==> run a <==
==> flow/design.v <==
module datapath (
    part,
    clock,
    value,
    positive,
    reset,
    counter,
    result
);
    input part;
    input clock;
    input [15:0] value;
    input positive;
    input reset;
    output [15:0] counter;
    output [15:0] result;
    wire [15:0] _65 = 16'b0000000000000000;
    wire [15:0] _64 = 16'b0000000000000000;
    wire _102;
    wire _100;
    wire _101;
    wire _103;
    wire [15:0] _104;
    wire _96;
    wire _92;
    wire _93;
    wire _90;
    wire _91;
    wire _94;
    wire _95;
    wire _97;
    wire [15:0] _98;
    wire _86;
    wire _84;
    wire _81;
    wire _82;
    wire _79;
    wire _80;
    wire _83;
    wire _85;
    wire _87;
    wire [15:0] _88;
    wire [41:0] _73 = 42'b000000000000000000000010100011110101110001;
    wire [25:0] _71 = 26'b00000000000000000000000000;
    wire [41:0] _72;
    wire [83:0] _74;
    wire [57:0] _75;
    wire [25:0] _70 = 26'b00000000000000000000000000;
    wire [83:0] _76;
    wire [15:0] _77;
    wire [15:0] _78;
    wire [15:0] _89;
    wire [15:0] _99;
    wire [15:0] _105;
    wire [15:0] _67 = 16'b0000000000000001;
    wire [15:0] _68;
    wire [15:0] _62 = 16'b0000000000000000;
    wire [15:0] _58 = 16'b0000000001100100;
    wire [41:0] _53 = 42'b000000000000000000000010100011110101110001;
    wire [25:0] _51 = 26'b00000000000000000000000000;
    wire [41:0] _52;
    wire [83:0] _54;
    wire [57:0] _55;
    wire [25:0] _50 = 26'b00000000000000000000000000;
    wire [83:0] _56;
    wire [15:0] _57;
    wire [31:0] _59;
    wire [15:0] _60;
    wire [15:0] _48 = 16'b0000000000110010;
    wire [15:0] _44 = 16'b0000000001100100;
    wire [41:0] _39 = 42'b000000000000000000000010100011110101110001;
    wire [25:0] _37 = 26'b00000000000000000000000000;
    wire [41:0] _38;
    wire [83:0] _40;
    wire [57:0] _41;
    wire [25:0] _36 = 26'b00000000000000000000000000;
    wire [83:0] _42;
    wire [15:0] _43;
    wire [31:0] _45;
    wire [15:0] _46;
    wire [15:0] _34;
    wire [15:0] _29 = 16'b0000000001100100;
    wire [41:0] _24 = 42'b000000000000000000000010100011110101110001;
    wire [25:0] _22 = 26'b00000000000000000000000000;
    wire [41:0] _23;
    wire [83:0] _25;
    wire [57:0] _26;
    wire [25:0] _21 = 26'b00000000000000000000000000;
    wire [83:0] _27;
    wire [15:0] _28;
    wire [31:0] _30;
    wire [15:0] _31;
    wire [15:0] _32;
    wire [15:0] _19 = 16'b0000000001100100;
    wire [15:0] _20;
    wire [15:0] _33;
    wire [15:0] _35;
    wire [15:0] _47;
    wire [15:0] _49;
    wire [15:0] _61;
    wire _63;
    wire [15:0] _69;
    wire _2;
    wire [15:0] _106;
    wire [15:0] _107;
    wire [15:0] _3;
    reg [15:0] _66;
    wire vdd = 1'b1;
    wire [15:0] _16 = 16'b0000000000000000;
    wire [15:0] _15 = 16'b0000000000000000;
    wire _6;
    wire [15:0] _137 = 16'b0000000000110010;
    wire [15:0] _133 = 16'b0000000001100100;
    wire [41:0] _128 = 42'b000000000000000000000010100011110101110001;
    wire [25:0] _126 = 26'b00000000000000000000000000;
    wire [41:0] _127;
    wire [83:0] _129;
    wire [57:0] _130;
    wire [25:0] _125 = 26'b00000000000000000000000000;
    wire [83:0] _131;
    wire [15:0] _132;
    wire [31:0] _134;
    wire [15:0] _135;
    wire [15:0] _123;
    wire [15:0] _118 = 16'b0000000001100100;
    wire [41:0] _113 = 42'b000000000000000000000010100011110101110001;
    wire [25:0] _111 = 26'b00000000000000000000000000;
    wire [41:0] _112;
    wire [83:0] _114;
    wire [57:0] _115;
    wire [25:0] _110 = 26'b00000000000000000000000000;
    wire [83:0] _116;
    wire [15:0] _117;
    wire [31:0] _119;
    wire [15:0] _120;
    wire [15:0] _8;
    wire [15:0] _121;
    wire [15:0] _108 = 16'b0000000001100100;
    wire [15:0] _109;
    wire [15:0] _122;
    wire _10;
    wire [15:0] _124;
    wire [15:0] _136;
    wire _12;
    wire [15:0] _138;
    wire [15:0] _13;
    reg [15:0] _18;
    assign _102 = _49 == _62;
    assign _100 = _18 == _62;
    assign _101 = ~ _100;
    assign _103 = _101 & _102;
    assign _104 = _103 ? _67 : _62;
    assign _96 = _49 < _18;
    assign _92 = _49 == _62;
    assign _93 = ~ _92;
    assign _90 = _18 == _62;
    assign _91 = ~ _90;
    assign _94 = _91 & _93;
    assign _95 = _94 & _10;
    assign _97 = _95 & _96;
    assign _98 = _97 ? _67 : _62;
    assign _86 = _18 < _49;
    assign _84 = ~ _10;
    assign _81 = _49 == _62;
    assign _82 = ~ _81;
    assign _79 = _18 == _62;
    assign _80 = ~ _79;
    assign _83 = _80 & _82;
    assign _85 = _83 & _84;
    assign _87 = _85 & _86;
    assign _88 = _87 ? _67 : _62;
    assign _72 = { _71, _8 };
    assign _74 = _72 * _73;
    assign _75 = _74[83:26];
    assign _76 = { _70, _75 };
    assign _77 = _76[15:0];
    assign _78 = _66 + _77;
    assign _89 = _78 + _88;
    assign _99 = _89 + _98;
    assign _105 = _99 + _104;
    assign _68 = _66 + _67;
    assign _52 = { _51, _49 };
    assign _54 = _52 * _53;
    assign _55 = _54[83:26];
    assign _56 = { _50, _55 };
    assign _57 = _56[15:0];
    assign _59 = _57 * _58;
    assign _60 = _59[15:0];
    assign _38 = { _37, _35 };
    assign _40 = _38 * _39;
    assign _41 = _40[83:26];
    assign _42 = { _36, _41 };
    assign _43 = _42[15:0];
    assign _45 = _43 * _44;
    assign _46 = _45[15:0];
    assign _34 = _18 + _32;
    assign _23 = { _22, _8 };
    assign _25 = _23 * _24;
    assign _26 = _25[83:26];
    assign _27 = { _21, _26 };
    assign _28 = _27[15:0];
    assign _30 = _28 * _29;
    assign _31 = _30[15:0];
    assign _32 = _8 - _31;
    assign _20 = _18 + _19;
    assign _33 = _20 - _32;
    assign _35 = _10 ? _34 : _33;
    assign _47 = _35 - _46;
    assign _49 = _12 ? _48 : _47;
    assign _61 = _49 - _60;
    assign _63 = _61 == _62;
    assign _69 = _63 ? _68 : _66;
    assign _2 = part;
    assign _106 = _2 ? _105 : _69;
    assign _107 = _12 ? _62 : _106;
    assign _3 = _107;
    always @(posedge _6) begin
        _66 <= _3;
    end
    assign _6 = clock;
    assign _127 = { _126, _124 };
    assign _129 = _127 * _128;
    assign _130 = _129[83:26];
    assign _131 = { _125, _130 };
    assign _132 = _131[15:0];
    assign _134 = _132 * _133;
    assign _135 = _134[15:0];
    assign _123 = _18 + _121;
    assign _112 = { _111, _8 };
    assign _114 = _112 * _113;
    assign _115 = _114[83:26];
    assign _116 = { _110, _115 };
    assign _117 = _116[15:0];
    assign _119 = _117 * _118;
    assign _120 = _119[15:0];
    assign _8 = value;
    assign _121 = _8 - _120;
    assign _109 = _18 + _108;
    assign _122 = _109 - _121;
    assign _10 = positive;
    assign _124 = _10 ? _123 : _122;
    assign _136 = _124 - _135;
    assign _12 = reset;
    assign _138 = _12 ? _137 : _136;
    assign _13 = _138;
    always @(posedge _6) begin
        _18 <= _13;
    end
    assign counter = _18;
    assign result = _66;
endmodule
==> flow/run.sh <==
#!/bin/bash
# the make line also repeats each setting of config.mk as NAME=value (left out here)
make -C /OpenROAD-flow-scripts/flow DESIGN_CONFIG=/design/flow/config.mk WORK_HOME=/design/flow/orfs CLKGATE_MAP_FILE= finish
==> flow/config.mk <==
export PLATFORM = sky130hd
export DESIGN_NAME = datapath
export DESIGN_NICKNAME = datapath
export VERILOG_FILES = /design/flow/design.v
export SDC_FILE = /design/flow/constraint.sdc
export NUM_CORES = 4
export LEC_CHECK = 0
export ABC_AREA = 1
export CAP_MARGIN = 20
export CORE_MARGIN = 2
export CORE_UTILIZATION = 72
export CTS_CLUSTER_DIAMETER = 387
export CTS_CLUSTER_SIZE = 15
export PLACE_DENSITY = 0.4
export SETUP_SLACK_MARGIN = 1.86
export SLEW_MARGIN = 20
==> flow/constraint.sdc <==
create_clock -name core_clock -period 21.6 [get_ports {clock}]
set_input_delay 4.3200 -clock core_clock [delete_from_list [all_inputs] [get_ports {clock}]]
set_output_delay 4.3200 -clock core_clock [all_outputs]
set_load 0.01 [all_outputs]
==> run b: changes against run a <==
- ABC_AREA: 1 -> default
- CORE_UTILIZATION: 72 -> 40
- CTS_CLUSTER_DIAMETER: 387 -> default
- CTS_CLUSTER_SIZE: 15 -> default
- PLACE_DENSITY: 0.4 -> default
- SETUP_SLACK_MARGIN: 1.86 -> default
==> flow/constraint.sdc (replaced) <==
create_clock -name core_clock -period 40.9 [get_ports {clock}]
set_input_delay 8.1800 -clock core_clock [delete_from_list [all_inputs] [get_ports {clock}]]
set_output_delay 8.1800 -clock core_clock [all_outputs]
set_load 0.01 [all_outputs]
==> run c: changes against run a <==
- ABC_AREA: 1 -> default
- CORE_UTILIZATION: 72 -> 40
- CTS_CLUSTER_DIAMETER: 387 -> default
- CTS_CLUSTER_SIZE: 15 -> default
- PLACE_DENSITY: 0.4 -> default
- SETUP_SLACK_MARGIN: 1.86 -> default
==> flow/constraint.sdc (replaced) <==
create_clock -name core_clock -period 35.4 [get_ports {clock}]
set_input_delay 7.0800 -clock core_clock [delete_from_list [all_inputs] [get_ports {clock}]]
set_output_delay 7.0800 -clock core_clock [all_outputs]
set_load 0.01 [all_outputs]
==> summary of the runs <==
Run a did not get past global routing (5_1_grt) (GRT-0116). Run b went through all stages and came out clean. Run c finished with setup timing left. Of run c and run b, run c has the higher wire length (gap 9.8%, measured against run b). Flip-flop count is the same in run c and run b. In count of clock-buffer cells in the layout, run c and run b do not differ. Synthesized cell count: run a is higher than run b (17%). In run c the hold slack is higher than in run b, by 24 ps. Between run c and run b, the lower via count is in run b (gap about 10%, measured against run b). Against run b, the sequential share of layout area of run c is lower by 0.38 points. In run b the first-iteration DRC count is higher than in run c, by 8.0%. Of run b and run c, run b has the higher register-to-register slack (gap 3900 ps).
